Design pcpu, start of the top module:
module pcpu(
 input wire clock, enable, reset, start,
 input wire [15:0] d_datain,   
 input wire [15:0] i_datain,   
 output  [7:0] i_addr,
 output  [7:0] d_addr,
 output  [15:0] d_dataout,
 output  d_we
    );
reg [15:0] gr [7:0];
reg nf, zf, cf;
reg cf_q;
reg state, next_state;
reg dw;
reg [7:0] pc;
reg [15:0] id_ir;
reg [15:0] wb_ir;
reg [15:0] ex_ir;
reg [15:0] mem_ir;
reg [15:0] smdr;
reg [15:0] smdr1;
reg signed [15:0] reg_C1;
reg signed [15:0] reg_A;
reg signed [15:0] reg_B;
reg signed [15:0] reg_C;
reg signed [15:0] ALUo;
reg signed [15:0] alu_last;
always @(posedge clock)
	begin
		if (!reset)
			state <= 1'b0;
		else
			state <= next_state;
	end
always @(*)
	begin
		case (state)
			1'b0 : 
				if ((enable == 1'b1) 
				&& (start == 1'b1))
					next_state = 1'b1;
				else	
					next_state = 1'b0;
			1'b1 :
				if ((enable == 1'b0) 
				|| (wb_ir[15:11] == 5'b00001))
					next_state = 1'b0;
				else
					next_state = 1'b1;
		endcase
	end
assign i_addr = pc;  
always @(posedge clock or negedge reset)
	begin
		if (!reset)
			begin
            id_ir <= 16'b0;
            pc <= 8'b0;
			end
		else if (state ==1'b1)
		begin
			if((i_datain[15:11] == 5'b01000 
				||i_datain[15:11] == 5'b10001
				||i_datain[15:11] == 5'b01011
				||i_datain[15:11] == 5'b10111 
				||i_datain[15:11] == 5'b01100 
				||i_datain[15:11] == 5'b01101 
				||i_datain[15:11] == 5'b01111 
  ...
make LEC_CHECK=0 CAP_MARGIN=20 CORE_MARGIN=2 CORE_UTILIZATION=58 PLACE_DENSITY=0.6 SLEW_MARGIN=20 TNS_END_PERCENT=5 finish   # period 5.06 ns
run.sh (not shown) runs the stock make flow with config.mk's settings and CLKGATE_MAP_FILE=.
The first run ran to the end with no violations.
Then changed:
Settings changed: CAP_MARGIN 20 to 5, CORE_ASPECT_RATIO from default to 1.12, CORE_UTILIZATION 58 to 25, GPL_TIMING_DRIVEN from default to 0, MAX_ROUTING_LAYER from default to met5, PLACE_DENSITY 0.6 to default, SETUP_SLACK_MARGIN from default to 0.67, TNS_END_PERCENT 5 to 70.
Clock period 5.06 ns to 4.23 ns, I/O delays scaled along.
This time the run completed, yet does not pass: setup timing.
Global-route usage decreases by 24 points.
Total power grows by 35%.
Worst hold slack got worse by 0.27 ns.
Area after synthesis is unchanged.
Die area went up by 130%.
Setup slack gets worse by 0.61 ns.
Non-clock buffer count is higher by 225.
Via count went up by 1.6%.
Then changed:
Settings changed: CAP_MARGIN 5 to 25, CORE_ASPECT_RATIO 1.12 to default, CORE_UTILIZATION 25 to 54, CTS_CLUSTER_SIZE from default to 62, GPL_TIMING_DRIVEN 0 to default, MAX_ROUTING_LAYER met5 to met4, MIN_ROUTING_LAYER from default to met1, PLACE_DENSITY_LB_ADDON from default to 0.05, SETUP_SLACK_MARGIN 0.67 to 1.42, SLEW_MARGIN 20 to 10, TNS_END_PERCENT 70 to 5.
Clock period 4.23 ns to 9.32 ns, I/O delays scaled along.
The new run finished with timing, DRC and antenna clean; worst hold slack is better by 0.31 ns; setup slack improved by 3.4 ns; wire length fell by 11%; first-iteration DRC count goes up by 4.1%; combinational power falls by 64%; core utilization grows by 27 points; area after synthesis does not change.
Then changed:
Settings changed: ABC_AREA from default to 0, CAP_MARGIN 25 to 0, CELL_PAD_IN_SITES_GLOBAL_PLACEMENT from default to 3, CORE_MARGIN 2 to 4, CORE_UTILIZATION 54 to 25, CTS_CLUSTER_DIAMETER from default to 137, CTS_CLUSTER_SIZE 62 to default, MAX_ROUTING_LAYER met4 to default, MIN_ROUTING_LAYER met1 to default, PLACE_DENSITY_LB_ADDON 0.05 to 0.28, SETUP_SLACK_MARGIN 1.42 to 0.88, SLEW_MARGIN 10 to 20, TNS_END_PERCENT 5 to default.
Clock period 9.32 ns to 7.98 ns, I/O delays scaled along.
Outcome: Count of clock-buffer cells in the layout came out higher by 5; power came out higher by 20%; final area came out higher by 4.0%; worst hold slack is worse by 0.022 ns.
Then changed:
Settings changed: ABC_AREA 0 to default, CAP_MARGIN 0 to 20, CELL_PAD_IN_SITES_GLOBAL_PLACEMENT 3 to default, CORE_MARGIN 4 to 2, CORE_UTILIZATION 25 to 58, CTS_CLUSTER_DIAMETER 137 to default, PLACE_DENSITY from default to 0.6, PLACE_DENSITY_LB_ADDON 0.28 to default, SETUP_SLACK_MARGIN 0.88 to 1.6.
Clock period 7.98 ns to 6.47 ns, I/O delays scaled along.
Setup slack loses 0.26 ns.
Core utilization grows by 36 points.
Fmax grows by 26%.
Synthesized area is unchanged.
Wire length shrinks by 13%.
Via count grows by 8.7%.
Final area shrinks by 2.5%.
Total power grows by 24%.

========
## yarrow
The RTL this note starts from:
==> flow/design.v <==
`timescale 1ns / 1ps
module pcpu(
 input wire clock, enable, reset, start,
 input wire [15:0] d_datain,   
 input wire [15:0] i_datain,   
 output  [7:0] i_addr,
 output  [7:0] d_addr,
 output  [15:0] d_dataout,
 output  d_we
    );
reg [15:0] gr [7:0];
reg nf, zf, cf;
reg cf_q;
reg state, next_state;
reg dw;
reg [7:0] pc;
reg [15:0] id_ir;
reg [15:0] wb_ir;
reg [15:0] ex_ir;
reg [15:0] mem_ir;
reg [15:0] smdr;
reg [15:0] smdr1;
reg signed [15:0] reg_C1;
reg signed [15:0] reg_A;
reg signed [15:0] reg_B;
reg signed [15:0] reg_C;
reg signed [15:0] ALUo;
reg signed [15:0] alu_last;
always @(posedge clock)
	begin
		if (!reset)
			state <= 1'b0;
		else
			state <= next_state;
	end
always @(*)
	begin
		case (state)
			1'b0 : 
				if ((enable == 1'b1) 
				&& (start == 1'b1))
					next_state = 1'b1;
				else	
					next_state = 1'b0;
			1'b1 :
				if ((enable == 1'b0) 
				|| (wb_ir[15:11] == 5'b00001))
					next_state = 1'b0;
				else
					next_state = 1'b1;
		endcase
	end
assign i_addr = pc;  
always @(posedge clock or negedge reset)
	begin
		if (!reset)
			begin
            id_ir <= 16'b0;
            pc <= 8'b0;
			end
		else if (state ==1'b1)
		begin
			if((i_datain[15:11] == 5'b01000 
				||i_datain[15:11] == 5'b10001
				||i_datain[15:11] == 5'b01011
				||i_datain[15:11] == 5'b10111 
				||i_datain[15:11] == 5'b01100 
				||i_datain[15:11] == 5'b01101 
				||i_datain[15:11] == 5'b01111 
				||i_datain[15:11] == 5'b01110) 
			  &&( (id_ir[15:11] == 5'b00010 && (id_ir[10:8]  == i_datain[6:4] || id_ir[10:8]  == i_datain[2:0])) 
			    ||(ex_ir[15:11] == 5'b00010 && (ex_ir[10:8]  == i_datain[6:4] || ex_ir[10:8]  == i_datain[2:0]))
				)
			  )  
			    begin
				   id_ir <= 16'b0;
				   pc <= pc;   
			    end		  			
  			else if (( i_datain[15:11] == 5'b00100
			         ||i_datain[15:11] == 5'b00110
					 ||i_datain[15:11] == 5'b00101
					 ||i_datain[15:11] == 5'b00111
					 ||i_datain[15:11] == 5'b00011)
                    &&((id_ir[15:11] == 5'b00010 &&(id_ir[10:8]  == i_datain[6:4])) 
					  ||(ex_ir[15:11] == 5'b00010 &&(ex_ir[10:8]  == i_datain[6:4]))
					  )
					)
					begin
					   id_ir <= 16'b0;
					   pc <= pc;   
					end 
			else if(id_ir[15:14] == 2'b11 || ex_ir[15:14] == 2'b11)
			        begin
				       id_ir <= 16'b0;
					   pc <= pc;   
					end 
			else
			  begin
				if(((mem_ir[15:11] == 5'b11010)
					&& (zf == 1'b1)) 
				|| ((mem_ir[15:11] == 5'b11011)
					&& (zf == 1'b0)))
				begin
					id_ir <= 16'b0;
					pc <= reg_C[7:0];
				end
				else if(((mem_ir[15:11] == 5'b11100)
					&& (nf == 1'b1)) 
				|| ((mem_ir[15:11] == 5'b11101)
					&& (nf == 1'b0)))
				begin
					id_ir <= 16'b0;
					pc <= reg_C[7:0];
				end
				else if(((mem_ir[15:11] == 5'b11110)
					&& (cf == 1'b1)) 
				|| ((mem_ir[15:11] == 5'b11111)
					&& (cf == 1'b0)))
				begin
					id_ir <= 16'b0;
					pc <= reg_C[7:0];
				end
				else if((mem_ir[15:11] == 5'b11000)			
				|| (mem_ir[15:11] == 5'b11001))
				begin
					id_ir <= 16'b0;
					pc <= reg_C[7:0];
				end
				else
				begin
				    id_ir <= i_datain;
					pc <= pc + 1;
				end
			  end   
		end  
	end  
always @(posedge clock or negedge reset) 
    begin
	    if (!reset)
			begin
				ex_ir <= 16'b0;
				reg_A <= 16'b0;
				reg_B <= 16'b0;
				smdr <= 16'b0;
			end
		else if (state == 1'b1)
			begin
				ex_ir <= id_ir;
				 if ((id_ir[15:14] == 2'b11 && id_ir[15:11] != 5'b11000) 
				|| (id_ir[15:11] == 5'b10000)
				|| (id_ir[15:11] == 5'b01001)
				|| (id_ir[15:11] == 5'b10011))
					reg_A <= gr[id_ir[10:8]];
				else if (id_ir[15:11] == 5'b00010) 
					reg_A <= gr[id_ir[6:4]];
				 else if(id_ir[6:4] == ex_ir[10:8])
				      reg_A <= ALUo;
			    else if(id_ir[6:4] == wb_ir[10:8]) 
				      reg_A <= reg_C1;
			    else if(id_ir[6:4] == mem_ir[10:8]) 
				      reg_A <= reg_C;
				else 
					reg_A <= gr[id_ir[6:4]];
			  if (id_ir[15:11] == 5'b00011)
					begin
						reg_B <= {12'b0000_0000_0000, id_ir[3:0]};  
						smdr <= gr[id_ir[10:8]];  
			      end
				else if(id_ir[2:0] == ex_ir[10:8])
				      reg_B <= ALUo;
			    else if(id_ir[2:0] == wb_ir[10:8]) 
				      reg_B <= reg_C1;
			    else if(id_ir[2:0] == mem_ir[10:8]) 
				      reg_B <= reg_C;
				else if  ((id_ir[15:11] == 5'b01000)
                || (id_ir[15:11] == 5'b10001)
				    || (id_ir[15:11] == 5'b01011)
				    || (id_ir[15:11] == 5'b10111)
				    || (id_ir[15:11] == 5'b01100)
					 || (id_ir[15:11] == 5'b01101)
					 || (id_ir[15:11] == 5'b01111)
					 || (id_ir[15:11] == 5'b01110))
					reg_B <= gr[id_ir[2:0]];
			end
	end		
always @ (*) 
    begin
		ALUo = alu_last;
		cf = cf_q;
		if  (ex_ir[15:11] == 5'b11000)
			ALUo = {8'b0, ex_ir[7:0]};
		else if  (ex_ir[15:14] == 2'b11)
		    ALUo = reg_A + {8'b0, ex_ir[7:0]};
		else 
		begin
			case(ex_ir[15:11])
			5'b00010: ALUo = reg_A + {12'b0000_0000_0000, ex_ir[3:0]};
			5'b00011: ALUo = reg_A + reg_B;
			5'b10000: {cf, ALUo} = reg_A + { ex_ir[7:0], 8'b0 };
			5'b01000: {cf, ALUo} = reg_A + reg_B;
			5'b01001:{cf, ALUo} = reg_A + { 8'b0, ex_ir[7:0] };
			5'b10001: {cf, ALUo} = reg_A + reg_B + cf_q;
			5'b01011: {cf, ALUo} = {{1'b0, reg_A} - reg_B};
			5'b10011: {cf, ALUo} = {1'b0, reg_A }- { 8'b0, ex_ir[7:0] };
			5'b10111:{cf, ALUo} = {{1'b0, reg_A} - reg_B - cf_q};
			5'b01100: {cf, ALUo} = {{1'b0, reg_A} - reg_B};
			5'b01101: {cf, ALUo} = {1'b0, reg_A & reg_B};
			5'b01111: {cf, ALUo} = {1'b0, reg_A | reg_B};
			5'b01110: {cf, ALUo} = {1'b0, reg_A ^ reg_B};
			5'b00100: {cf, ALUo} = {reg_A[4'b1111 - ex_ir[3:0]], reg_A << ex_ir[3:0]};
			5'b00110: {cf, ALUo} = {reg_A[ex_ir[3:0] - 4'b0001], reg_A >> ex_ir[3:0]};
			5'b00101: {cf, ALUo} = {reg_A[ex_ir[3:0] - 4'b0001], reg_A <<< ex_ir[3:0]};
			5'b00111: {cf, ALUo} = {reg_A[4'b1111 - ex_ir[3:0]], reg_A >>> ex_ir[3:0]};
			default: begin
					 end
        endcase								
		end
 end
always @(posedge clock or negedge reset)
    begin
	    if (!reset)
			begin
				alu_last <= 16'b0;
				cf_q <= 1'b0;
			end
		else if (state == 1'b1)
			begin
				alu_last <= ALUo;
				cf_q <= cf;
			end
	end
always @(posedge clock or negedge reset) 
    begin
	    if (!reset)
			begin
				mem_ir <= 16'b0;
				reg_C <= 16'b0;
				dw <= 0;
				nf <= 0;
				zf <= 0;
				smdr1 <= 16'b0;
			end
		else if (state == 1'b1)
			begin
				mem_ir <= ex_ir;
				reg_C <= ALUo;
				if (ex_ir[15:11] == 5'b00011)
					begin
						dw <= 1'b1;
						smdr1 <= smdr;
					end
				else if(ex_ir[15:14] != 2'b11 && ex_ir[15:11] != 5'b00010)
				     begin
				       zf <= (ALUo == 0)? 1:0;
					   nf <= (ALUo[15] == 1'b1)? 1:0;
						dw <= 1'b0;
				     end	
            else		
                 dw <= 1'b0;				
			end		
    end
assign d_dataout = smdr1;
assign d_we = dw;
assign d_addr = reg_C[7:0];
always @(posedge clock or negedge reset) 
    begin
	    if (!reset)
			begin
				wb_ir <= 16'b0;
				reg_C1 <= 16'b0;
			end
		else if (state == 1'b1)
			begin
				wb_ir <= mem_ir;			
				if (mem_ir[15:11] == 5'b00010)
					reg_C1 <= d_datain;
				else if(mem_ir[15:14] != 2'b11)
					reg_C1 <= reg_C;				
			end			
	end
always @(posedge clock or negedge reset) 
    begin
	    if (!reset)
			begin
			   gr[0] <= 16'b0;
				gr[1] <= 16'b0;
				gr[2] <= 16'b0;
				gr[3] <= 16'b0;
				gr[4] <= 16'b0;
				gr[5] <= 16'b0;
				gr[6] <= 16'b0;
				gr[7] <= 16'b0;
			end			
		else if (state == 1'b1)
			begin
				if ((wb_ir[15:14] != 2'b11) 
				   &&(wb_ir[15:11] != 5'b00011)		  
				   &&(wb_ir[15:11] != 5'b01100)
				)
					gr[wb_ir[10:8]] <= reg_C1;
			end	
   end
endmodule
make LEC_CHECK=0 CAP_MARGIN=35 CELL_PAD_IN_SITES_DETAIL_PLACEMENT=1 CORE_ASPECT_RATIO=0.57 CORE_MARGIN=2 CORE_UTILIZATION=60 CTS_CLUSTER_SIZE=24 GPL_ROUTABILITY_DRIVEN=0 MAX_ROUTING_LAYER=met5 MIN_ROUTING_LAYER=met1 PLACE_DENSITY_LB_ADDON=0.1 SLEW_MARGIN=5 finish   # period 5.51 ns
yarrow: it failed during 5_1_grt, and the tool reported GRT-0232.
Edits applied to the flow inputs when going from yarrow to xenon:
Settings: swapping 1 for 2 in CELL_PAD_IN_SITES_DETAIL_PLACEMENT; putting TNS_END_PERCENT at 45 where nothing was set; clearing CTS_CLUSTER_SIZE, which used to be 24; swapping 60 for 44 in CORE_UTILIZATION; swapping 0.57 for 0.8 in CORE_ASPECT_RATIO; swapping 5 for 20 in SLEW_MARGIN; swapping 0.1 for 0.2 in PLACE_DENSITY_LB_ADDON; clearing GPL_ROUTABILITY_DRIVEN, which used to be 0; swapping 35 for 20 in CAP_MARGIN; clearing MAX_ROUTING_LAYER, which used to be met5; putting SETUP_SLACK_MARGIN at 0.46 where nothing was set; swapping 5.51 for 4.36 in the clock period (ns, I/O delays scaled along).
[summary]
xenon got as far as 5_1_grt, where a tool error ended the run. Measured against xenon, the HPWL after detailed placement of yarrow comes out at 0.800 times the reference value. xenon vs yarrow: number of setup buffers added after CTS up. On total number of H-tree levels, the higher figure sits with xenon, not yarrow. Status: clock sink count parity (yarrow, xenon). xenon -> yarrow: mean instance size in the synthesized netlist delta 0, exact match. Worst slack at placement, xenon and yarrow: larger value in yarrow. The final reports for xenon and yarrow show total CTS buffers higher in the former. From xenon to yarrow, post-synthesis sequential element count did not move at all. The die of xenon is larger than the one used in yarrow. Number of instances resized during post-cts repair for xenon is higher than for yarrow. Placeable core region on xenon is behind yarrow.
### xenon -> nickel
Settings: a change of CORE_UTILIZATION from 44 to 40; a deleted CORE_ASPECT_RATIO that had been 0.8; a deleted SETUP_SLACK_MARGIN that had been 0.46; a deleted CELL_PAD_IN_SITES_DETAIL_PLACEMENT that had been 2; a deleted MIN_ROUTING_LAYER that had been met1; an added PLACE_DENSITY of 0.6; a deleted PLACE_DENSITY_LB_ADDON that had been 0.2; a deleted TNS_END_PERCENT that had been 45; a change of the clock period (ns, I/O delays scaled along) from 4.36 to 3.98.
[summary]
The layout from nickel, despite a flow that completed every stage, fails the layout checks, with the failing checks listed as setup timing. When nickel is set beside xenon, its cell area reported after detailed placement turns out to be about 4.4% larger. Cmp nickel vs xenon: routability congestion estimate from global placement higher in nickel. Comparing nickel against xenon, there is no change at all in register bit count reported by yosys. Summary of nickel over xenon: width of the die lost about 6%; effective utilization at floorplan lost 4.5 points; adder and majority gate portion of the synthesized area neither gained nor lost much; y dimension of the die picked up an extra 36 µm. Diff xenon -> nickel: worst-case setup slack after placement saw a decrease; area enclosed by the die boundary now larger; buffer count from post-CTS setup fixing went down 17.
Modified inputs, amber compared to nickel
Settings: removing PLACE_DENSITY (formerly 0.6); setting SETUP_SLACK_MARGIN to 0.0 for the first time; changing CORE_UTILIZATION from 40 to 66; changing the clock period (ns, I/O delays scaled along) from 3.98 to 3.81.
==> results <==
Run status, amber: aborted in 5_1_grt, error GRT-0232. Horizontal die dimension, amber vs nickel: down by more than 10%. amber vs nickel — number of buffers inserted during clock tree synthesis dropped by a little under 10%. In the reports for nickel and amber, the larger minimum setup slack after placement belongs to nickel. Compared with nickel, in amber global placer's final weighted congestion went up about 14%, placeable core region went down by about 40%, total instance count after detailed placement down 294.
Power and IR drop assume default switching activity.
